==> wip/yarrow <==
## datapath
module datapath(clk, rst, sw, seg0, seg1,seg2,seg3, mem_addr, mem_wdata, mem_we, mem_rdata);
export LEC_CHECK = 0
export ABC_AREA = 1
export CAP_MARGIN = 0
export CORE_MARGIN = 2
export CORE_UTILIZATION = 72
export CTS_CLUSTER_DIAMETER = 243
export MAX_ROUTING_LAYER = met4
export PLACE_DENSITY_LB_ADDON = 0.01
export SETUP_SLACK_MARGIN = 0.42
export SLEW_MARGIN = 20
create_clock -name core_clock -period 7.91 [get_ports {clk}]
run.sh (not shown) runs the stock make flow with config.mk's settings and CLKGATE_MAP_FILE=.
==> inputs of wip/harbor, as changes to wip/yarrow <==
ABC_AREA = 0   (was 1)
CAP_MARGIN = 20   (was 0)
CORE_ASPECT_RATIO = 0.64   (was default)
CTS_CLUSTER_DIAMETER = 351   (was 243)
MAX_ROUTING_LAYER = default   (was met4)
SETUP_SLACK_MARGIN = default   (was 0.42)
TNS_END_PERCENT = 40   (was default)
==> flow/constraint.sdc (replaced) <==
create_clock -name core_clock -period 9.24 [get_ports {clk}]
set_input_delay 1.8480 -clock core_clock [delete_from_list [all_inputs] [get_ports {clk}]]
set_output_delay 1.8480 -clock core_clock [all_outputs]
set_load 0.01 [all_outputs]
==> inputs of wip/cedar, as changes to wip/yarrow <==
ABC_AREA = default   (was 1)
CAP_MARGIN = 20   (was 0)
CORE_MARGIN = 4   (was 2)
CTS_CLUSTER_DIAMETER = default   (was 243)
CTS_CLUSTER_SIZE = 24   (was default)
MAX_ROUTING_LAYER = default   (was met4)
SETUP_SLACK_MARGIN = 0.89   (was 0.42)
==> flow/constraint.sdc (replaced) <==
create_clock -name core_clock -period 3.05 [get_ports {clk}]
set_input_delay 0.6100 -clock core_clock [delete_from_list [all_inputs] [get_ports {clk}]]
set_output_delay 0.6100 -clock core_clock [all_outputs]
set_load 0.01 [all_outputs]
==> notes <==
wip/yarrow stopped in global routing. wip/harbor completed, yet does not pass: setup timing. wip/cedar ended with an error in clock tree synthesis on DPL-0038. Of wip/cedar and wip/yarrow, wip/cedar has the higher die area (gap 3.1%, measured against wip/yarrow). Synthesized cell count: wip/harbor is smaller than wip/yarrow (about 20%). Against wip/cedar, the synthesized area of wip/yarrow is higher by 0.79%.
==> figures <==
metric                                                  wip/yarrow                wip/harbor             wip/cedar
Number of instances resized during post-cts repair             251                        10                     -
Status                                              did not finish  finished with violations        did not finish
Failing step                                        global routing                         -  clock tree synthesis
Violated checks                                                  -              setup timing                     -
Gp weighted congestion                                       1.159                     1.138                 1.179
Clock sink count                                               342                       342                     -
Number of standard cells reported by yosys                    3953                      3185                  3185
Vertical die size                                         207.6 µm                  166.3 µm              210.8 µm
Die X-Extent                                              207.6 µm                  257.5 µm              210.8 µm
Post-synthesis adder-cell area fraction                     21.18%                    21.38%                21.38%
Area of the synthesized netlist per yosys stat         0.02985 mm²               0.02962 mm²           0.02962 mm²
AND-OR/OR-AND share of the synthesized area                 16.16%                    18.88%                18.88%

---

==> branch indigo <==
datapath again, from the RTL that the note above started with.
make LEC_CHECK=0 CAP_MARGIN=20 CORE_MARGIN=2 CORE_UTILIZATION=64 PLACE_DENSITY_LB_ADDON=0.08 SETUP_SLACK_MARGIN=-0.45 SLEW_MARGIN=20 finish   # period 8.86 ns
==> branch xenon: changes against branch indigo <==
Settings changed: ABC_AREA set to 1, CORE_UTILIZATION 64 to 70, MAX_ROUTING_LAYER set to met4, PLACE_DENSITY_LB_ADDON 0.08 to 0.01, SETUP_SLACK_MARGIN -0.45 to not set.
==> flow/constraint.sdc (replaced) <==
create_clock -name core_clock -period 7.9 [get_ports {clk}]
set_input_delay 1.5800 -clock core_clock [delete_from_list [all_inputs] [get_ports {clk}]]
set_output_delay 1.5800 -clock core_clock [all_outputs]
set_load 0.01 [all_outputs]
==> branch quartz: changes against branch indigo <==
Settings changed: CORE_MARGIN 2 to 4, CORE_UTILIZATION 64 to 72, CTS_CLUSTER_DIAMETER set to 372, CTS_CLUSTER_SIZE set to 99, PLACE_DENSITY_LB_ADDON 0.08 to not set, SETUP_SLACK_MARGIN -0.45 to not set.
==> flow/constraint.sdc (replaced) <==
create_clock -name core_clock -period 3.48 [get_ports {clk}]
set_input_delay 0.6960 -clock core_clock [delete_from_list [all_inputs] [get_ports {clk}]]
set_output_delay 0.6960 -clock core_clock [all_outputs]
set_load 0.01 [all_outputs]
==> comparison table <==
item                                                                                    branch quartz               branch indigo               branch xenon
Number of H-tree levels                                                                             -                           2                          2
Sequential cell area fraction in the yosys report                                               29.0%                       29.0%                      28.7%
Cell count after synthesis                                                                      3,185                       3,185                      3,953
Weighted congestion at the end of routability-driven global placement                            1.17                        1.05                       1.18
Chip Area, Yosys                                                                           29,600 µm²                  29,600 µm²                 29,900 µm²
Complex Gates by Area                                                                           18.9%                       18.9%                      16.2%
Synthesized net count                                                                           3,587                       3,587                      4,355
Average cell area after synthesis                                                            9.30 µm²                    9.30 µm²                   7.55 µm²
Max Root-Sink Buffers                                                                               -                           3                          3
Die Width                                                                                      211 µm                      219 µm                     211 µm
Number of setup buffers added after CTS                                                             -                           2                         34
Gates resized, CTS repair                                                                           -                           2                        107
Floorplan die height                                                                           211 µm                      219 µm                     211 µm
Status                                                                      aborted with a tool error  complete, but fails checks  aborted with a tool error
Last stage reached                                                     clock tree synthesis (4_1_cts)                           -   global routing (5_1_grt)
Layout check failures                                                                               -                setup timing                          -

---

==> inputs of build 79 <==
datapath again, from the RTL that the note above started with.
Settings: LEC_CHECK=0, CAP_MARGIN=20, CELL_PAD_IN_SITES_DETAIL_PLACEMENT=2, CORE_MARGIN=3, CORE_UTILIZATION=68, CTS_CLUSTER_SIZE=25, GPL_ROUTABILITY_DRIVEN=1, GPL_TIMING_DRIVEN=1, MAX_ROUTING_LAYER=met5, PLACE_DENSITY=0.37, SLEW_MARGIN=30; clock period 6.28 ns.
==> inputs of trial 59, as changes to build 79 <==
- CELL_PAD_IN_SITES_DETAIL_PLACEMENT: 2 -> default
- CORE_MARGIN: 3 -> 2
- CORE_UTILIZATION: 68 -> 72
- CTS_CLUSTER_DIAMETER: default -> 55
- CTS_CLUSTER_SIZE: 25 -> default
- GPL_ROUTABILITY_DRIVEN: 1 -> default
- GPL_TIMING_DRIVEN: 1 -> default
- MAX_ROUTING_LAYER: met5 -> met4
- PLACE_DENSITY: 0.37 -> 0.65
- SETUP_SLACK_MARGIN: default -> 1.14
- SLEW_MARGIN: 30 -> 20
==> flow/constraint.sdc (replaced) <==
create_clock -name core_clock -period 9.3 [get_ports {clk}]
set_input_delay 1.8600 -clock core_clock [delete_from_list [all_inputs] [get_ports {clk}]]
set_output_delay 1.8600 -clock core_clock [all_outputs]
set_load 0.01 [all_outputs]
==> out/metrics.cfg <==
[status]
status=stopped before the end
failing_step=5_1_grt
error=[ERROR GRT-0232] Routing congestion too high. Check the congestion heatmap in the GUI.

[floorplanning]
num_rows=74
core-area_um2=40700
die_y_um=207
fp-utilization=0.727
dieArea_um2=42800

[place]
place.gp.congestion=1.08

[cts]
cts_buffers=41

The numbers above come from trial 59.

==> out/metrics.cfg <==
[status]
status=stopped before the end
failing_step=3_5_place_dp
error=[ERROR DPL-0033] detailed placement checks failed during check placement.

[floorplanning]
fp-utilization=0.697
num_rows=75
die_y_um=215
core-area_um2=42500
dieArea_um2=46100

[place]
place.gp.congestion=1.14

[synth]
ys_sh_mux=0.0847
syn_nets=3587
top_cells_by_area=dfrtp_1, fa_1, ha_1, mux2_2, nand2_1

The numbers above come from build 79.


---

==> garnet: inputs <==
Starting RTL as in the previous note.
Settings: LEC_CHECK=0, ABC_AREA=1, CAP_MARGIN=20, CORE_MARGIN=2, CORE_UTILIZATION=72, CTS_CLUSTER_DIAMETER=372, CTS_CLUSTER_SIZE=99, SETUP_SLACK_MARGIN=0.74, SLEW_MARGIN=20; clock period 3.48 ns.
==> amber (differences from garnet) <==
==> flow/config.mk (replaced) <==
export PLATFORM = sky130hd
export DESIGN_NAME = datapath
export DESIGN_NICKNAME = datapath
export VERILOG_FILES = /design/flow/design.v
export SDC_FILE = /design/flow/constraint.sdc
export NUM_CORES = 4
export LEC_CHECK = 0
export CAP_MARGIN = 20
export CORE_MARGIN = 2
export CORE_UTILIZATION = 65
export MAX_ROUTING_LAYER = met4
export SLEW_MARGIN = 20
==> flow/constraint.sdc (replaced) <==
create_clock -name core_clock -period 7.9 [get_ports {clk}]
set_input_delay 1.5800 -clock core_clock [delete_from_list [all_inputs] [get_ports {clk}]]
set_output_delay 1.5800 -clock core_clock [all_outputs]
set_load 0.01 [all_outputs]
==> impl_metrics.prom <==
# HELP chip_impl_metric Implementation results
# TYPE chip_impl_metric gauge
chip_impl_metric{name="final.setup.worst_slack",unit="ps"} -1230
chip_impl_metric{name="synthAoiAreaFrac",unit="%"} 18.9
chip_impl_info{name="run_status",value="finished with violations"} 1
chip_impl_metric{name="fa_ha_area_share",unit="%"} 21.4
chip_impl_metric{name="timing.final.setup_violations",unit=""} 25
chip_impl_metric{name="netlist-cell-type-count",unit=""} 93
chip_impl_info{name="check-failures",value="setup timing"} 1
chip_impl_info{name="synth.logic.top_family",value="adder cells"} 1
That was amber.
==> impl_metrics.prom <==
# HELP chip_impl_metric Implementation results
# TYPE chip_impl_metric gauge
chip_impl_metric{name="dieWidth",unit="um"} 208
chip_impl_info{name="run_status",value="did not finish"} 1
chip_impl_info{name="lastStage",value="4_1_cts"} 1
chip_impl_info{name="synth.logic.top_family",value="simple AND/OR/NAND/NOR gates"} 1
chip_impl_metric{name="fa_ha_area_share",unit="%"} 21.2
chip_impl_metric{name="synthMuxAreaShare",unit="%"} 0
chip_impl_info{name="error_message",value="[ERROR DPL-0033] detailed placement checks failed during check placement."} 1
chip_impl_info{name="synth-main-ff-cell",value="sky130_fd_sc_hd__dfrtp_1"} 1
chip_impl_info{name="common_cells",value="949 x sky130_fd_sc_hd__nand2_1, 628 x sky130_fd_sc_hd__inv_1, 326 x sky130_fd_sc_hd__dfrtp_1, 302 x sky130_fd_sc_hd__o21ai_0, 298 x sky130_fd_sc_hd__nor2_1"} 1
chip_impl_metric{name="netlist-cell-type-count",unit=""} 60
chip_impl_info{name="synthTopCellsByArea",value="sky130_fd_sc_hd__dfrtp_1 27%, sky130_fd_sc_hd__fa_1 14%, sky130_fd_sc_hd__nand2_1 12%, sky130_fd_sc_hd__inv_1 7.9%, sky130_fd_sc_hd__ha_1 7.2%"} 1
chip_impl_metric{name="synthAoiAreaFrac",unit="%"} 16.2
That was garnet.
